v6:
Design ALU_TOP, start of the top module:
module ALU_TOP #(parameter Width = 16)
( 
input        [Width-1 :0]                                 A,
input        [Width-1 :0]                                 B,
input        [3:0]                                        ALU_FUN,
input                                                     CLK,
input                                                     RST,
output       [Width-1 :0]                                 Arith_OUT,
output                                                    Arith_Flag,
output                                                    Carry_OUT,
output       [Width-1 :0]                                 Logic_Out,
output                                                    Logic_Flag,
output       [Width-1 :0]                                 CMP_OUT,
output                                                    CMP_Flag,
output                                                    Shift_Flag,
output       [Width-1 :0]                                 Shift_OUT
);
Size: roughly 1900 cells after synthesis, ~55 flip-flops, ~110 I/O pins, ~15000 um^2 of cells after synthesis.
export LEC_CHECK = 0
export CAP_MARGIN = 20
export CORE_MARGIN = 2
export CORE_UTILIZATION = 59
export CTS_CLUSTER_SIZE = 53
export GPL_ROUTABILITY_DRIVEN = 1
export SLEW_MARGIN = 20
export TNS_END_PERCENT = 90
create_clock -name core_clock -period 32.0 [get_ports {CLK}]
run.sh (not shown) runs the stock make flow with config.mk's settings and CLKGATE_MAP_FILE=.
### v6 -> v7
Settings: swapping 20 for 5 in SLEW_MARGIN; putting GPL_TIMING_DRIVEN at 0 where nothing was set; putting CELL_PAD_IN_SITES_GLOBAL_PLACEMENT at 3 where nothing was set.
## What came out
- Comparing v7 against v6, there is no change at all in mean post-synth cell area.
- The log for v7 ends in 3_1_place_gp_skip_io with error GPL-0301, so the run never completed.
- Status: overall chip area parity (v6, v7)
- v7 against v6: synthesized cell count did not really move; height of the die neither gained nor lost much.

---

## job 9779
Starting RTL as in the previous note.
==> flow/config.mk <==
export PLATFORM = sky130hd
export DESIGN_NAME = ALU_TOP
export DESIGN_NICKNAME = ALU_TOP
export VERILOG_FILES = /design/flow/design.v
export SDC_FILE = /design/flow/constraint.sdc
export NUM_CORES = 4
export LEC_CHECK = 0
export ABC_AREA = 1
export CAP_MARGIN = 20
export CORE_ASPECT_RATIO = 0.5
export CORE_MARGIN = 2
export CORE_UTILIZATION = 31
export CTS_CLUSTER_DIAMETER = 232
export CTS_CLUSTER_SIZE = 98
export PLACE_DENSITY = 0.72
export SLEW_MARGIN = 20
export TNS_END_PERCENT = 20
==> flow/constraint.sdc <==
create_clock -name core_clock -period 32.0 [get_ports {CLK}]
set_input_delay 6.4000 -clock core_clock [delete_from_list [all_inputs] [get_ports {CLK}]]
set_output_delay 6.4000 -clock core_clock [all_outputs]
set_load 0.01 [all_outputs]
Changes in job 2349 relative to job 9779:
Settings: changing CORE_UTILIZATION from 31 to 43; changing CORE_MARGIN from 2 to 10.
Results
Changes observed in job 2349 relative to job 9779: inverter count of the layout excluding clock inverters fell by about 0.47%, portion of the clock cycle consumed by the worst path in the final layout fell by 1.3 points, synthesized area stayed essentially flat. Compared to job 9779, job 2349 shows a wider setup margin. Row share of total power in combinational logic: job 2349 higher / job 9779 lower.
> inputs changed (job 2349 -> job 7059)
Settings: a deleted CORE_ASPECT_RATIO that had been 0.5; a change of CORE_MARGIN from 10 to 2; a deleted PLACE_DENSITY that had been 0.72; a change of CTS_CLUSTER_DIAMETER from 232 to 234; a change of CORE_UTILIZATION from 43 to 66; a deleted CTS_CLUSTER_SIZE that had been 98; a deleted ABC_AREA that had been 1; an added MAX_ROUTING_LAYER of met4; a deleted TNS_END_PERCENT that had been 20.
Results
- Number of setup buffers added after CTS: job 7059 vs job 2349 up 10
- Job 7059 ends up with higher synthesis-to-layout area growth than job 2349 does.
- Looking only at cell count, and setting everything else aside, the lower value of job 7059 and job 2349 goes to job 7059.
The inputs of job 9661 differ from those of job 7059 as listed below.
Settings: CORE_UTILIZATION: 66 -> 36; CTS_CLUSTER_SIZE: unset -> 98; CTS_CLUSTER_DIAMETER: 234 -> 256; ABC_AREA: unset -> 1; PLACE_DENSITY: unset -> 0.35.
Findings:
The estimated power of job 9661 ends up lower than the estimate for job 7059. Job 9661 does better than job 7059 on shortest period the worst path allows. Job 9661 vs job 7059: tally of non-filler cells in the final layout up. Job 7059 has a lower post-placement setup slack than job 9661. For job 7059, the critical path's slowest cell was sky130_fd_sc_hd__or4b_2, unlike job 9661, where it was sky130_fd_sc_hd__clkdlybuf4s50_1. In job 9661, the non-clock buffer instance count of the final layout came out about 40% below the value in job 7059. met2 usage in global routing down 23 points in job 9661 wrt job 7059. Job 9661 vs. job 7059: worst setup margin went up by 1.58 ns. Via count of the first global-routing pass: job 9661 vs job 7059 up 99. Re chip area line of the yosys report: job 9661 is about 5% up on job 7059.
The inputs of job 9254 differ from those of job 9661 as listed below.
Settings: CORE_UTILIZATION changed from 36 to 40; CTS_CLUSTER_SIZE removed (was 98); ABC_AREA removed (was 1); PLACE_DENSITY removed (was 0.35); MAX_ROUTING_LAYER removed (was met4); CTS_CLUSTER_DIAMETER removed (was 256).
==> comparison <==
The flow did not stop early for job 9254: all stages ran, and the layout cleared the timing, DRC and antenna checks.
Job 9254 vs. job 9661: pre-CTS setup slack went down by 0.60 ns.
Compared with job 9661, in job 9254 number of diodes stayed essentially flat; tally of buffers added on design ports stayed essentially flat; DRC violation total after the first TritonRoute iteration rose by 587.
Summary of the comparison: final non-filler cell total is lower in job 9254, relative to job 9661.
Between job 9661 and job 9254, the flow reports total placed instance area increasing by a few percent.

---

Setup of exp/amber:
Starting RTL as in the previous note.
Settings: LEC_CHECK=0, CAP_MARGIN=20, CELL_PAD_IN_SITES_DETAIL_PLACEMENT=1, CELL_PAD_IN_SITES_GLOBAL_PLACEMENT=2, CORE_MARGIN=2, CORE_UTILIZATION=59, CTS_CLUSTER_SIZE=53, GPL_ROUTABILITY_DRIVEN=0, GPL_TIMING_DRIVEN=0, MIN_ROUTING_LAYER=met2, PLACE_DENSITY_LB_ADDON=0.21, SLEW_MARGIN=5, TNS_END_PERCENT=90; clock period 20.4 ns.
global placement without I/O (3_1_place_gp_skip_io): exp/amber exited with error
Input changes introduced in exp/cedar (baseline for comparison: exp/amber):
- changing CORE_UTILIZATION from 59 to 63
- removing PLACE_DENSITY_LB_ADDON (formerly 0.21)
- removing CELL_PAD_IN_SITES_GLOBAL_PLACEMENT (formerly 2)
- removing TNS_END_PERCENT (formerly 90)
- removing GPL_ROUTABILITY_DRIVEN (formerly 0)
- changing SLEW_MARGIN from 5 to 20
- removing MIN_ROUTING_LAYER (formerly met2)
- removing CELL_PAD_IN_SITES_DETAIL_PLACEMENT (formerly 1)
- removing GPL_TIMING_DRIVEN (formerly 0)
- removing CTS_CLUSTER_SIZE (formerly 53)
- changing the clock period (ns, I/O delays scaled along) from 20.4 to 16.5
Findings:
- exp/cedar never completed, since it errored out during global routing (5_1_grt).
- exp/amber: it failed during global placement without I/O (3_1_place_gp_skip_io), and the tool reported FLW-0024.
- From exp/amber to exp/cedar, cell area after synthesis did not move at all.
- | core utilization before placement | lower: exp/amber |
- exp/cedar vs exp/amber: overall die width down by a few percent
- | placeable core area | exp/cedar vs exp/amber | better |
- [compare] base=exp/amber new=exp/cedar: part of the Yosys area used for sequential elements saw little to no change, area of the die saw a decrease.
Here is what was changed in the inputs of exp/tundra compared with exp/cedar.
- setting ABC_AREA to 1 for the first time
- setting TNS_END_PERCENT to 5 for the first time
- changing the clock period (ns, I/O delays scaled along) from 16.5 to 17.1
Notes after the runs:
- exp/tundra failed in global routing (5_1_grt) with GRT-0232.
- Yosys stat cell total (exp/tundra over exp/cedar): increase, about 22%
- Going from exp/cedar to exp/tundra, the synthesized area per cell was found to have gone down by about 14%.
- Looking only at number of instances in the synthesized netlist, and setting everything else aside, the lower value of exp/tundra and exp/cedar goes to exp/cedar.
- exp/tundra vs exp/cedar: cell area reported after detailed placement up in exp/tundra
- Compared with exp/cedar, post-cts sizing count in exp/tundra decreased by more than 10%.
- Area of the die on exp/tundra is up relative to exp/cedar.
- As far as level count of the clock H-tree goes, exp/cedar and exp/tundra are indistinguishable; the numbers are identical.
- Going from exp/cedar to exp/tundra, the yosys-reported design area after synthesis was found to have gone up by about 5%.
- exp/tundra vs exp/cedar: cell area after synthesis up by a few percent
#### Input delta (exp/delta over exp/tundra)
- swapping 63 for 72 in CORE_UTILIZATION
- putting PLACE_DENSITY at 0.86 where nothing was set
- clearing TNS_END_PERCENT, which used to be 5
- swapping 17.1 for 12.3 in the clock period (ns, I/O delays scaled along)
--- outcome ---
Of exp/delta and exp/tundra, none finishes clean. exp/tundra: GRT-0232 in global routing (5_1_grt) -> run aborted. Reported for exp/delta and exp/tundra, fraction of registers with async set/reset turned out identical to the last digit. Cell area after synthesis came out exactly the same in exp/delta and exp/tundra. The number of standard-cell rows in the floorplan in exp/delta was lower than what exp/tundra gave. Summary of exp/delta over exp/tundra: synthesized cell count comparable, die area now sits lower, floorplan utilization rose by 9.8 points, die boundary height moved down, unique cell type count in the Yosys netlist neither gained nor lost much. Area inside the core boundary: exp/delta and exp/tundra compared, lower one is exp/delta.
What exp/violet does differently from exp/delta at the input level:
- removing PLACE_DENSITY (formerly 0.86)
- removing ABC_AREA (formerly 1)
- changing CORE_UTILIZATION from 72 to 40
- changing the clock period (ns, I/O delays scaled along) from 12.3 to 31.4
==> comparison <==
exp/violet went all the way through the flow, and no timing, DRC or antenna check failed.
The simple-gate share of the synthesized area reported for exp/violet is smaller than that of exp/delta by 9.2 points.
Cell area after synthesis ends up lower on exp/violet.
Summary of exp/violet over exp/delta: share of synthesized area occupied by flip-flops and latches went up by 0.43 points; chip area line of the yosys report lost 4.7%.
Comparing exp/violet and exp/delta, the lower synthesized cell count was measured on exp/violet.
Total die area of exp/violet exceeds that of exp/delta by more than half.
Compared with exp/delta, in exp/violet cell count in the Yosys report now smaller, area fraction in mux cells has increased.
--- input diff exp/violet..exp/raven ---
- CTS_CLUSTER_DIAMETER now 28, previously not set
- SETUP_SLACK_MARGIN now 5.0, previously not set
- TNS_END_PERCENT now 40, previously not set
- CORE_UTILIZATION now 58, was 40
- the clock period (ns, I/O delays scaled along) now 17.4, was 31.4
## What came out
exp/raven finished every stage; the final checks, however, were not passed, the failures being negative setup slack.
Changes observed in exp/raven relative to exp/violet: final tally of setup violations went up 7, final cell count moved up, area growth from synthesis to layout increased by 16 points relative to the old numbers, net load switching power higher, number of gates on the worst path with buffers counted decreased by 0.82% relative to the old numbers.
met3 usage in global routing up 11 points in exp/raven wrt exp/violet
exp/raven against exp/violet: relative slew slack moved down; slack of the critical path moved down.
Power figures rest on the tool's default switching activity, not on a simulated workload.
